run A:
==> flow/design.v (excerpt) <==
module custom_cpu(
	input         clk,
	input         rst,
	output [31:0] PC,
	output        Inst_Req_Valid,
	input         Inst_Req_Ready,
	input  [31:0] Instruction,
	input         Inst_Valid,
	output        Inst_Ready,
	output [31:0] Address,
	output        MemWrite,
	output [31:0] Write_data,
	output [ 3:0] Write_strb,
	output        MemRead,
	input         Mem_Req_Ready,
	input  [31:0] Read_data,
	input         Read_data_Valid,
	output        Read_data_Ready,
	output [31:0] cpu_perf_cnt_0,
	output [31:0] cpu_perf_cnt_1,
	output [31:0] cpu_perf_cnt_2
);
	wire [31:0] opnumber_1, opnumber_2;
	wire [ 2:0] ALUop;
	wire overflow,carryout,zero;
	wire [31:0] result_1;
	wire [31:0] shift_data;
	wire [ 4:0] shift_amount;
	wire [ 1:0] shiftop;
	wire [31:0] result_2;
	wire [ 4:0] RF_raddr1;
	wire [ 4:0] RF_raddr2;
	wire [31:0] RF_rdata1, RF_rdata2;
	wire	    RF_wen;
	wire [ 4:0] RF_waddr;
	wire [31:0]	RF_wdata;
  ...
For scale: roughly 6800 cells after synthesis, about 1300 flip-flops, roughly 270 I/O pins, about 85000 um^2 of cells after synthesis.
==> flow/config.mk <==
export PLATFORM = sky130hd
export DESIGN_NAME = custom_cpu
export DESIGN_NICKNAME = custom_cpu
export VERILOG_FILES = /design/flow/design.v
export SDC_FILE = /design/flow/constraint.sdc
export NUM_CORES = 4
export LEC_CHECK = 0
export CAP_MARGIN = 20
export CORE_MARGIN = 2
export CORE_UTILIZATION = 58
export SLEW_MARGIN = 20
==> flow/constraint.sdc <==
create_clock -name core_clock -period 5.98 [get_ports {clk}]
set_input_delay 1.1960 -clock core_clock [delete_from_list [all_inputs] [get_ports {clk}]]
set_output_delay 1.1960 -clock core_clock [all_outputs]
set_load 0.01 [all_outputs]
run.sh (not shown) runs the stock make flow with config.mk's settings and CLKGATE_MAP_FILE=.
Layout checks on run A: not met. Flow itself completed; violations: setup timing.
Input-level comparison between run B and run A:
- CORE_UTILIZATION: 58 -> 40
- TNS_END_PERCENT: unset -> 95
- CTS_CLUSTER_DIAMETER: unset -> 326
- CAP_MARGIN: 20 -> 30
- the clock period (ns, I/O delays scaled along): 5.98 -> 11.0
Run B against run A: tally of clock buffers in the finished layout increased by about 18% relative to the old numbers; global-route total usage across every layer decreased by 19 points relative to the old numbers; via count decreased by 9603 relative to the old numbers.
Final-stage net count, run A and run B: smaller value in run B
Every stage of the flow completed for run B, and the final layout passed the timing, design-rule and antenna checks.
Run B vs. run A: worst hold margin was more or less identical, maximum frequency dropped 0.0051 GHz, count of non-filler cells in the finished layout dropped 76, design area decreased by 7.9% relative to the old numbers.
Run comparison: run A capture point of the critical path reg_file_u0.rf[23][31]$_DFFE_PP_; run B capture point of the critical path reg_file_u0.rf[15][31]$_DFFE_PP_
## Diff of input files: run C against run B
- putting HOLD_SLACK_MARGIN at 0.26 where nothing was set
- putting PLACE_DENSITY_LB_ADDON at 0.02 where nothing was set
- putting SETUP_SLACK_MARGIN at 1.53 where nothing was set
- clearing CTS_CLUSTER_DIAMETER, which used to be 326
- clearing TNS_END_PERCENT, which used to be 95
- swapping 30 for 20 in CAP_MARGIN
- swapping 40 for 57 in CORE_UTILIZATION
- swapping 11.0 for 5.91 in the clock period (ns, I/O delays scaled along)
[summary]
Across run B and run C, a clean result was obtained everywhere but in run C.
Of run C and run B, the run reporting the lower critical path depth was run B.
Clock period minus final worst setup slack improves in run C relative to run B.
Looking at fmax across run C and run B, the one that comes out higher is run C.
The lower die area of run C and run B is in run C.
The via count reported for run C is higher than the one for run B.
Side by side, total track usage turned out higher in run C than in run B.
> inputs changed (run C -> run D)
- SETUP_SLACK_MARGIN no longer set, was 1.53
- PLACE_DENSITY_LB_ADDON no longer set, was 0.02
- CORE_UTILIZATION now 40, was 57
- HOLD_SLACK_MARGIN no longer set, was 0.26
- the clock period (ns, I/O delays scaled along) now 11.0, was 5.91
Results
No stage failed in run D, and the final checks on the layout all came back clean. Between run C and run D, the multi-input gate count figures differ only marginally. Capturing instance or port of the critical path = reg_file_u0.rf[15][30]$_DFFE_PP_: run D; capturing instance or port of the critical path = reg_file_u0.rf[16][27]$_DFFE_PP_: run C. Delta (run D minus run C): top achievable clock speed went down about 3%, worst path setup slack after routing went up 4.76 ns, die area went up 64000 um^2.

Starting RTL as in the previous note.
clock: 10.6 ns
lec_check: 0
cap_margin: 20
core_margin: 2
core_utilization: 69
slew_margin: 20
The starting point aborted during global routing (5_1_grt) (ODB-0269).
Change:
CELL_PAD_IN_SITES_GLOBAL_PLACEMENT = 2   (was unset)
CORE_ASPECT_RATIO = 0.78   (was unset)
CORE_UTILIZATION = 63   (was 69)
CTS_CLUSTER_DIAMETER = 351   (was unset)
CTS_CLUSTER_SIZE = 79   (was unset)
GPL_TIMING_DRIVEN = 0   (was unset)
MAX_ROUTING_LAYER = met4   (was unset)
PLACE_DENSITY_LB_ADDON = 0.2   (was unset)
SLEW_MARGIN = 15   (was 20)
clock period = 11.0 ns   (was 10.6 ns; I/O delays follow)
Result: Now the flow ended with an error in global placement (3_3_place_gp) (FLW-0024). Area after synthesis is unchanged. Die size increases by 9.4%. Synthesized cell count does not change.
Change:
CELL_PAD_IN_SITES_GLOBAL_PLACEMENT = unset   (was 2)
CORE_ASPECT_RATIO = unset   (was 0.78)
CORE_UTILIZATION = 70   (was 63)
CTS_CLUSTER_DIAMETER = unset   (was 351)
CTS_CLUSTER_SIZE = unset   (was 79)
GPL_TIMING_DRIVEN = unset   (was 0)
MAX_ROUTING_LAYER = unset   (was met4)
PLACE_DENSITY_LB_ADDON = unset   (was 0.2)
SLEW_MARGIN = 20   (was 15)
clock period = 5.02 ns   (was 11.0 ns; I/O delays follow)
Result: The changed run died in global routing (5_1_grt). Die size came out lower by 9.9%. Synthesized area is unchanged. Synthesized cell count is unchanged.
Change:
CORE_UTILIZATION = 40   (was 70)
clock period = 10.6 ns   (was 5.02 ns; I/O delays follow)
=> The changed run completed without violations; synthesized cell count does not change; synthesized area is unchanged; die area grows by 74%.
Change:
CELL_PAD_IN_SITES_GLOBAL_PLACEMENT = 1   (was unset)
CORE_ASPECT_RATIO = 1.09   (was unset)
CTS_CLUSTER_DIAMETER = 351   (was unset)
SETUP_SLACK_MARGIN = 3.04   (was unset)
SLEW_MARGIN = 15   (was 20)
clock period = 11.0 ns   (was 10.6 ns; I/O delays follow)
After rerunning: The new run finished with max-capacitance violations, max-slew violations left. Global-route usage grows by 4.0 points. Count of clock-buffer cells in the layout goes down by 2. Fmax climbs by a few percent. Die area barely changes. Design area rises by a few percent. Utilization came out higher by 2.9 points. Worst hold slack is about the same. Wire length came out higher by roughly a tenth.

== north ==
custom_cpu again, from the RTL that the note above started with.
make LEC_CHECK=0 CAP_MARGIN=20 CORE_ASPECT_RATIO=0.5 CORE_MARGIN=2 CORE_UTILIZATION=72 CTS_CLUSTER_DIAMETER=364 CTS_CLUSTER_SIZE=99 PLACE_DENSITY=0.39 SETUP_SLACK_MARGIN=-0.88 SLEW_MARGIN=20 TNS_END_PERCENT=10 finish   # period 8.98 ns
Seen in the log of north: DPL-0033 during clock tree synthesis, after which the run never completed.
diff inputs: north => south
Settings: removing CTS_CLUSTER_SIZE (formerly 99); removing SETUP_SLACK_MARGIN (formerly -0.88); removing CORE_ASPECT_RATIO (formerly 0.5); removing PLACE_DENSITY (formerly 0.39); removing TNS_END_PERCENT (formerly 10); removing CTS_CLUSTER_DIAMETER (formerly 364); changing CORE_UTILIZATION from 72 to 58; changing the clock period (ns, I/O delays scaled along) from 8.98 to 5.91.
## What came out
In south the implementation ran to completion but is not tape-out ready, as the final checks report setup timing. Diff north..south | number of cells produced by synthesis | negligible. Re total cell area reported by yosys after synthesis: no difference whatsoever between north and south. south against north: initial standard-cell utilization of the core went down; width of the die now smaller; die height rose 140 microns. What south reported for number of instances in the placed design has to be multiplied by 0.896 to get the figure for north. Relative to north, the post-detailed-placement cell area of south is higher by about 6.6%. The die of south is larger than the one used in north.
### south -> east
Settings: PLACE_DENSITY_LB_ADDON now 0.26, previously not set; CORE_UTILIZATION now 72, was 58; CTS_CLUSTER_SIZE now 15, previously not set; the clock period (ns, I/O delays scaled along) now 5.02, was 5.91.
## What came out
Total setup buffers inserted after CTS: east > south. east: it failed with a tool error in global routing, so there are no final results. Changes observed in east relative to south: final HPWL from detailed placement has increased, chip footprint has decreased, vertical extent of the die has decreased. Reported for east and south, number of top-level pins turned out identical to the last digit. Relative to south, east improves placeable core region.
> inputs changed (east -> west)
Settings: swapping 15 for 25 in CTS_CLUSTER_SIZE; clearing PLACE_DENSITY_LB_ADDON, which used to be 0.26; swapping 72 for 67 in CORE_UTILIZATION; swapping 5.02 for 8.47 in the clock period (ns, I/O delays scaled along).
Notes after the runs:
The flow ended early for west: it failed with a tool error in global routing. west ended with less setup fix buffers added after clock tree synthesis than east. Re yosys-reported design area after synthesis: no difference whatsoever between east and west. Xor/xnor share of the synthesized area: east vs west identical. Comparing west and east, y dimension of the die is higher on west.
